## cu_engine
module cu_engine (
    input  clk, nrst,
    input  [71:0] filter, 
    input  [23:0] data_in,
    input  [ 8:0] pe_en_ctrl,
    output [15:0] pe_out
);
For scale: about 3,800 cells after synthesis, about 120 I/O pins, ~0.028 mm² of cells after synthesis.
make LEC_CHECK=0 ABC_AREA=1 CAP_MARGIN=0 CELL_PAD_IN_SITES_DETAIL_PLACEMENT=1 CELL_PAD_IN_SITES_GLOBAL_PLACEMENT=3 CORE_ASPECT_RATIO=0.91 CORE_MARGIN=2 CORE_UTILIZATION=32 CTS_CLUSTER_DIAMETER=210 GPL_ROUTABILITY_DRIVEN=1 GPL_TIMING_DRIVEN=1 MAX_ROUTING_LAYER=met4 MIN_ROUTING_LAYER=met1 SETUP_SLACK_MARGIN=0.84 SLEW_MARGIN=20 TNS_END_PERCENT=60 finish   # period 10.6 ns
run.sh (not shown) runs the stock make flow with config.mk's settings and CLKGATE_MAP_FILE=.
The baseline went through all stages and came out clean.
Then changed:
ABC_AREA = unset   (was 1)
CAP_MARGIN = 20   (was 0)
CELL_PAD_IN_SITES_DETAIL_PLACEMENT = unset   (was 1)
CELL_PAD_IN_SITES_GLOBAL_PLACEMENT = unset   (was 3)
CORE_ASPECT_RATIO = unset   (was 0.91)
CORE_UTILIZATION = 44   (was 32)
CTS_CLUSTER_DIAMETER = unset   (was 210)
GPL_ROUTABILITY_DRIVEN = unset   (was 1)
GPL_TIMING_DRIVEN = unset   (was 1)
MAX_ROUTING_LAYER = unset   (was met4)
MIN_ROUTING_LAYER = unset   (was met1)
SETUP_SLACK_MARGIN = unset   (was 0.84)
TNS_END_PERCENT = unset   (was 60)
clock period = 6.07 ns   (was 10.6 ns; I/O delays follow)
Hold slack gets better by 0.0042 ns.
Core utilization climbs by 14 points.
Wire length went down by 25%.
Register-to-register slack is worse by 4.8 ns.
Design area falls by 4.1%.
Critical path depth is higher by 2.
Then changed:
ABC_AREA = 1   (was unset)
CORE_UTILIZATION = 71   (was 44)
CTS_CLUSTER_SIZE = 100   (was unset)
PLACE_DENSITY = 0.37   (was unset)
clock period = 5.02 ns   (was 6.07 ns; I/O delays follow)
With this change the flow produced a layout that fails on negative setup slack.
Synthesized area rose by 6.3%.
Sequential share of layout area fell by 1.1 points.
Clock skew rose by 0.0035 ns.
Final area rose by 9.6%.
First-iteration DRC count rose by 120%.
Core utilization rose by 33 points.
Then changed:
CTS_CLUSTER_DIAMETER = 400   (was unset)
TNS_END_PERCENT = 10   (was unset)
clock period = 3.6 ns   (was 5.02 ns; I/O delays follow)
The changed run completed and failed the layout checks on negative setup slack.
Wire length rose by about 30%.
Final cell count rose by about 4%.

## wip/quartz
cu_engine again, from the RTL that the note above started with.
clock: 5.19 ns
lec_check: 0
cap_margin: 20
core_margin: 2
core_utilization: 72
cts_cluster_diameter: 202
cts_cluster_size: 41
max_routing_layer: met4
place_density: 0.66
setup_slack_margin: 0.4
slew_margin: 20
The flow completed for wip/quartz, but it is not clean: the layout still shows setup timing.
Changes in wip/tundra relative to wip/quartz:
-- flow/config.mk --
<<< wip/quartz, line 10
export CORE_UTILIZATION = 72
export CTS_CLUSTER_DIAMETER = 202
export CTS_CLUSTER_SIZE = 41
export MAX_ROUTING_LAYER = met4
export PLACE_DENSITY = 0.66
export SETUP_SLACK_MARGIN = 0.4
>>> wip/tundra, line 10
export CORE_UTILIZATION = 51
==> flow/constraint.sdc <==
create_clock -name core_clock -period 5.78 [get_ports {clk}]
set_input_delay 1.1560 -clock core_clock [delete_from_list [all_inputs] [get_ports {clk}]]
set_output_delay 1.1560 -clock core_clock [all_outputs]
set_load 0.01 [all_outputs]
[flow] wip/tundra | stages: complete | final checks: fail | reason: setup timing
Changes observed in wip/tundra relative to wip/quartz: core utilization fell by 30 points, sum of met2 wire segment lengths after detailed routing moved down.
Relative to wip/quartz, the chip area measured on wip/tundra has increased by more than a quarter.
Relative to wip/quartz, period utilization has decreased by 12 points in wip/tundra.
| least setup slack across all paths after layout | higher: wip/tundra |
wip/tundra gives less footprint of the multi-input gates than wip/quartz did.
Higher detailed-route wire length per cell goes to wip/quartz over wip/tundra.
The inputs of wip/fjord differ from those of wip/tundra as listed below.
-- flow/config.mk --
<<< wip/tundra, line 8
>>> wip/fjord, line 8
export ABC_AREA = 1
<<< wip/tundra, line 10
export CORE_UTILIZATION = 51
>>> wip/fjord, line 11
export CORE_UTILIZATION = 68
export PLACE_DENSITY = 0.36
==> flow/constraint.sdc <==
create_clock -name core_clock -period 6.8 [get_ports {clk}]
set_input_delay 1.3600 -clock core_clock [delete_from_list [all_inputs] [get_ports {clk}]]
set_output_delay 1.3600 -clock core_clock [all_outputs]
set_load 0.01 [all_outputs]
==> comparison <==
wip/fjord completed; timing, DRC and antenna clean
The final routed wire length divided by cell count of wip/fjord falls short of that of wip/tundra by about 7%.
wip/fjord vs wip/tundra: area fraction in full adders, half adders and majority gates down
On synthesized netlist net count, the higher figure sits with wip/fjord, not wip/tundra.
The cell with the biggest individual delay on the critical path comes out sky130_fd_sc_hd__fa_1 in one run and sky130_fd_sc_hd__clkdlybuf4s50_1 in the other, namely in wip/tundra and wip/fjord respectively.
In the tables for wip/fjord and wip/tundra, global-route wire length before repair reads lower with wip/tundra.
Between wip/fjord and wip/tundra, the via count is lower for wip/tundra.
Between wip/fjord and wip/tundra, via count of the first global-routing pass is lower for wip/tundra, wip/fjord comes in above that.
wip/fjord does worse than wip/tundra on post-route cell area.
Compared with wip/tundra, in wip/fjord portion of netlist area occupied by mux cells decreased 0.23 points; setup slack increased 0.42 ns; chip area from the yosys synthesis statistics increased 6.3%.
[inputs] wip/lagoon vs wip/fjord
-- flow/config.mk --
<<< wip/fjord, line 8
export ABC_AREA = 1
>>> wip/lagoon, line 8
<<< wip/fjord, line 11
export CORE_UTILIZATION = 68
export PLACE_DENSITY = 0.36
>>> wip/lagoon, line 10
export CORE_UTILIZATION = 66
==> flow/constraint.sdc <==
create_clock -name core_clock -period 5.08 [get_ports {clk}]
set_input_delay 1.0160 -clock core_clock [delete_from_list [all_inputs] [get_ports {clk}]]
set_output_delay 1.0160 -clock core_clock [all_outputs]
set_load 0.01 [all_outputs]
--- outcome ---
- Re post-route worst setup slack: wip/lagoon is 0.94 ns down on wip/fjord.
- From the logs: wip/lagoon reached the end of the flow and failed the layout checks with setup timing.
- From wip/fjord to wip/lagoon the numbers moved as follows: basic-gate share of the synthesized area counting and, or, nand and nor cells now larger, measured slew at the worst slew-check pin now smaller, setup TNS now smaller, sum of routed wire length over all layers fell by about 4.4%, cell count after synthesis fell by 983.
Inputs modified between wip/lagoon and wip/nickel:
-- flow/config.mk --
<<< wip/lagoon, line 10
export CORE_UTILIZATION = 66
>>> wip/nickel, line 10
export CORE_UTILIZATION = 65
export MAX_ROUTING_LAYER = met4
==> flow/constraint.sdc <==
create_clock -name core_clock -period 5.19 [get_ports {clk}]
set_input_delay 1.0380 -clock core_clock [delete_from_list [all_inputs] [get_ports {clk}]]
set_output_delay 1.0380 -clock core_clock [all_outputs]
set_load 0.01 [all_outputs]
--- outcome ---
- Ran to the end and failed final checks on setup timing: wip/nickel.
- wip/nickel has more setup slack than wip/lagoon.
- Compared with wip/lagoon, in wip/nickel post-detailed-routing wire length decreased 1.6%, chip width increased 1.5 um.
- As far as number of antenna violations at the first check in global routing goes, wip/nickel and wip/lagoon are indistinguishable; the numbers are identical.
- On die area: between wip/lagoon and wip/nickel, it ends up lower for wip/lagoon.
- Final worst-path cycle share in wip/nickel is 1.8 points lower than in wip/lagoon
- Register-to-register slack, wip/lagoon and wip/nickel, higher one = wip/nickel.
